==> run M <==
==> flow/design.v <==
`timescale 1ns / 1ps
module Lowpass(input clk, input rst, input en, input [15:0] in, output [15:0] out);
	reg [15:0] ff [31:0];
	assign out = en ? ( ff[0] + ff[1] + ff[2]+ ff[3]+ ff[4]+ ff[5]+ ff[6]+ ff[7]+ ff[8]+ ff[9]+ ff[10]+ ff[11]+ ff[12]+ ff[13]+ ff[14]+
	ff[15]+ ff[16]+ ff[17]+ ff[18]+ ff[19]+ ff[20]+ ff[21]+ ff[22]+ ff[23]+ ff[24]+ ff[25]+ ff[26]+ ff[27]+ ff[28]+ ff[29]+ ff[30]+ ff[31]) >> 6 : 16'b0;
	integer i, j;
	always@(posedge clk or posedge rst) begin
		if(rst)
			for(i = 0; i < 32; i = i + 1)
				ff[i] <= 16'b0;
		else if(en) begin
			ff[0] <= in;
			for(i = 1; i < 32; i = i + 1)
				ff[i] <= ff[i-1];
		end
	end
endmodule
==> flow/run.sh <==
#!/bin/bash
# the make line also repeats each setting of config.mk as NAME=value (left out here)
make -C /OpenROAD-flow-scripts/flow DESIGN_CONFIG=/design/flow/config.mk WORK_HOME=/design/flow/orfs CLKGATE_MAP_FILE= finish
==> flow/config.mk <==
export PLATFORM = sky130hd
export DESIGN_NAME = Lowpass
export DESIGN_NICKNAME = Lowpass
export VERILOG_FILES = /design/flow/design.v
export SDC_FILE = /design/flow/constraint.sdc
export NUM_CORES = 4
export LEC_CHECK = 0
export CAP_MARGIN = 20
export CELL_PAD_IN_SITES_DETAIL_PLACEMENT = 2
export CORE_MARGIN = 8
export CORE_UTILIZATION = 40
export GPL_TIMING_DRIVEN = 1
export MAX_ROUTING_LAYER = met4
export SLEW_MARGIN = 30
==> flow/constraint.sdc <==
create_clock -name core_clock -period 7.82 [get_ports {clk}]
set_input_delay 1.5640 -clock core_clock [delete_from_list [all_inputs] [get_ports {clk}]]
set_output_delay 1.5640 -clock core_clock [all_outputs]
set_load 0.01 [all_outputs]
==> run G: changes against run M <==
- CELL_PAD_IN_SITES_DETAIL_PLACEMENT: 2 -> default
- CORE_MARGIN: 8 -> 2
- CORE_UTILIZATION: 40 -> 66
- GPL_TIMING_DRIVEN: 1 -> default
- MAX_ROUTING_LAYER: met4 -> default
- SETUP_SLACK_MARGIN: default -> 1.6
- SLEW_MARGIN: 30 -> 20
==> flow/constraint.sdc (replaced) <==
create_clock -name core_clock -period 6.72 [get_ports {clk}]
set_input_delay 1.3440 -clock core_clock [delete_from_list [all_inputs] [get_ports {clk}]]
set_output_delay 1.3440 -clock core_clock [all_outputs]
set_load 0.01 [all_outputs]
==> flow_summary.toml <==
# flow metrics
[flow_run]
warnings = 37

[grt]
met2_usage = 0.4901

[outcome]
status = "finished with violations"
failed_checks = "negative setup slack"

[drt]
via_count = 18731
wl_met1_mm = 32.49
avgViaCountPerCell = 5.034
wl_met2_mm = 60.53

[placement]
placedCellCount = 3599

[sta]
setup_viol = 10
fin_ws_ps = -1310
fin_crit_sh = 1.168

[layout]
seq_area_frac = 0.3586
final_cell_area_mm2 = 0.03574

[setup_path]
slowest_delay_ps = 660
crit_path_cell_trace = "fa_2 > inv_2 > fa_1 > inv_2 > fa_2 > fa_1 > fa_2 > fa_2 > inv_1 > fa_1 > inv_1 > fa_1 > ha_4 > a41oi_4 > o21ai_2 > and2_4 > a221o_2 > buf_6 > a31oi_4 > xnor2_1 > and2_1 > buf_2"
[end of results for run M]
==> flow_summary.toml <==
# flow metrics
[sta]
fin_ws_ps = -1637
setup_viol = 10

[outcome]
failed_checks = "negative setup slack"
status = "finished with violations"

[drt]
avgViaCountPerCell = 5.012
wl_met1_mm = 19.01
via_count = 16906

[grt]
met2_usage = 0.4769

[setup_path]
slowest_delay_ps = 600

[layout]
seq_area_frac = 0.3635
[end of results for run G]

========
==> inputs of branch lagoon <==
RTL: the design.v shown in full above, as it stands there.
clock: 7.65 ns
lec_check: 0
cap_margin: 20
cell_pad_in_sites_detail_placement: 2
cell_pad_in_sites_global_placement: 3
core_aspect_ratio: 0.94
core_margin: 5
core_utilization: 40
gpl_routability_driven: 1
gpl_timing_driven: 0
max_routing_layer: met5
min_routing_layer: met2
slew_margin: 30
tns_end_percent: 50
run.sh (not shown) runs the stock make flow with config.mk's settings and CLKGATE_MAP_FILE=.
==> inputs of branch nickel, as changes to branch lagoon <==
- CELL_PAD_IN_SITES_DETAIL_PLACEMENT: 2 -> unset
- CELL_PAD_IN_SITES_GLOBAL_PLACEMENT: 3 -> unset
- CORE_ASPECT_RATIO: 0.94 -> unset
- CORE_MARGIN: 5 -> 2
- CORE_UTILIZATION: 40 -> 72
- GPL_ROUTABILITY_DRIVEN: 1 -> unset
- GPL_TIMING_DRIVEN: 0 -> unset
- MAX_ROUTING_LAYER: met5 -> unset
- MIN_ROUTING_LAYER: met2 -> unset
- PLACE_DENSITY: unset -> 0.67
- SLEW_MARGIN: 30 -> 20
- TNS_END_PERCENT: 50 -> unset
==> flow/constraint.sdc (replaced) <==
create_clock -name core_clock -period 7.83 [get_ports {clk}]
set_input_delay 1.5660 -clock core_clock [delete_from_list [all_inputs] [get_ports {clk}]]
set_output_delay 1.5660 -clock core_clock [all_outputs]
set_load 0.01 [all_outputs]
==> inputs of branch tundra, as changes to branch lagoon <==
- ABC_AREA: unset -> 1
- CELL_PAD_IN_SITES_DETAIL_PLACEMENT: 2 -> unset
- CELL_PAD_IN_SITES_GLOBAL_PLACEMENT: 3 -> unset
- CORE_ASPECT_RATIO: 0.94 -> unset
- CORE_MARGIN: 5 -> 2
- CORE_UTILIZATION: 40 -> 72
- CTS_CLUSTER_SIZE: unset -> 37
- GPL_ROUTABILITY_DRIVEN: 1 -> unset
- GPL_TIMING_DRIVEN: 0 -> unset
- MAX_ROUTING_LAYER: met5 -> unset
- MIN_ROUTING_LAYER: met2 -> unset
- PLACE_DENSITY_LB_ADDON: unset -> 0.07
- SETUP_SLACK_MARGIN: unset -> 1.6
- SLEW_MARGIN: 30 -> 20
- TNS_END_PERCENT: 50 -> unset
==> flow/constraint.sdc (replaced) <==
create_clock -name core_clock -period 5.41 [get_ports {clk}]
set_input_delay 1.0820 -clock core_clock [delete_from_list [all_inputs] [get_ports {clk}]]
set_output_delay 1.0820 -clock core_clock [all_outputs]
set_load 0.01 [all_outputs]
==> notes <==
- Branch lagoon finished but fails on negative setup slack. Branch tundra finished but fails on negative setup slack. Branch nickel produced a layout that fails on negative setup slack.
- Routed wire length: branch nickel < branch tundra < branch lagoon.
- Via count: branch nickel < branch tundra < branch lagoon.
- In sequential cell count, branch nickel and branch lagoon do not differ.
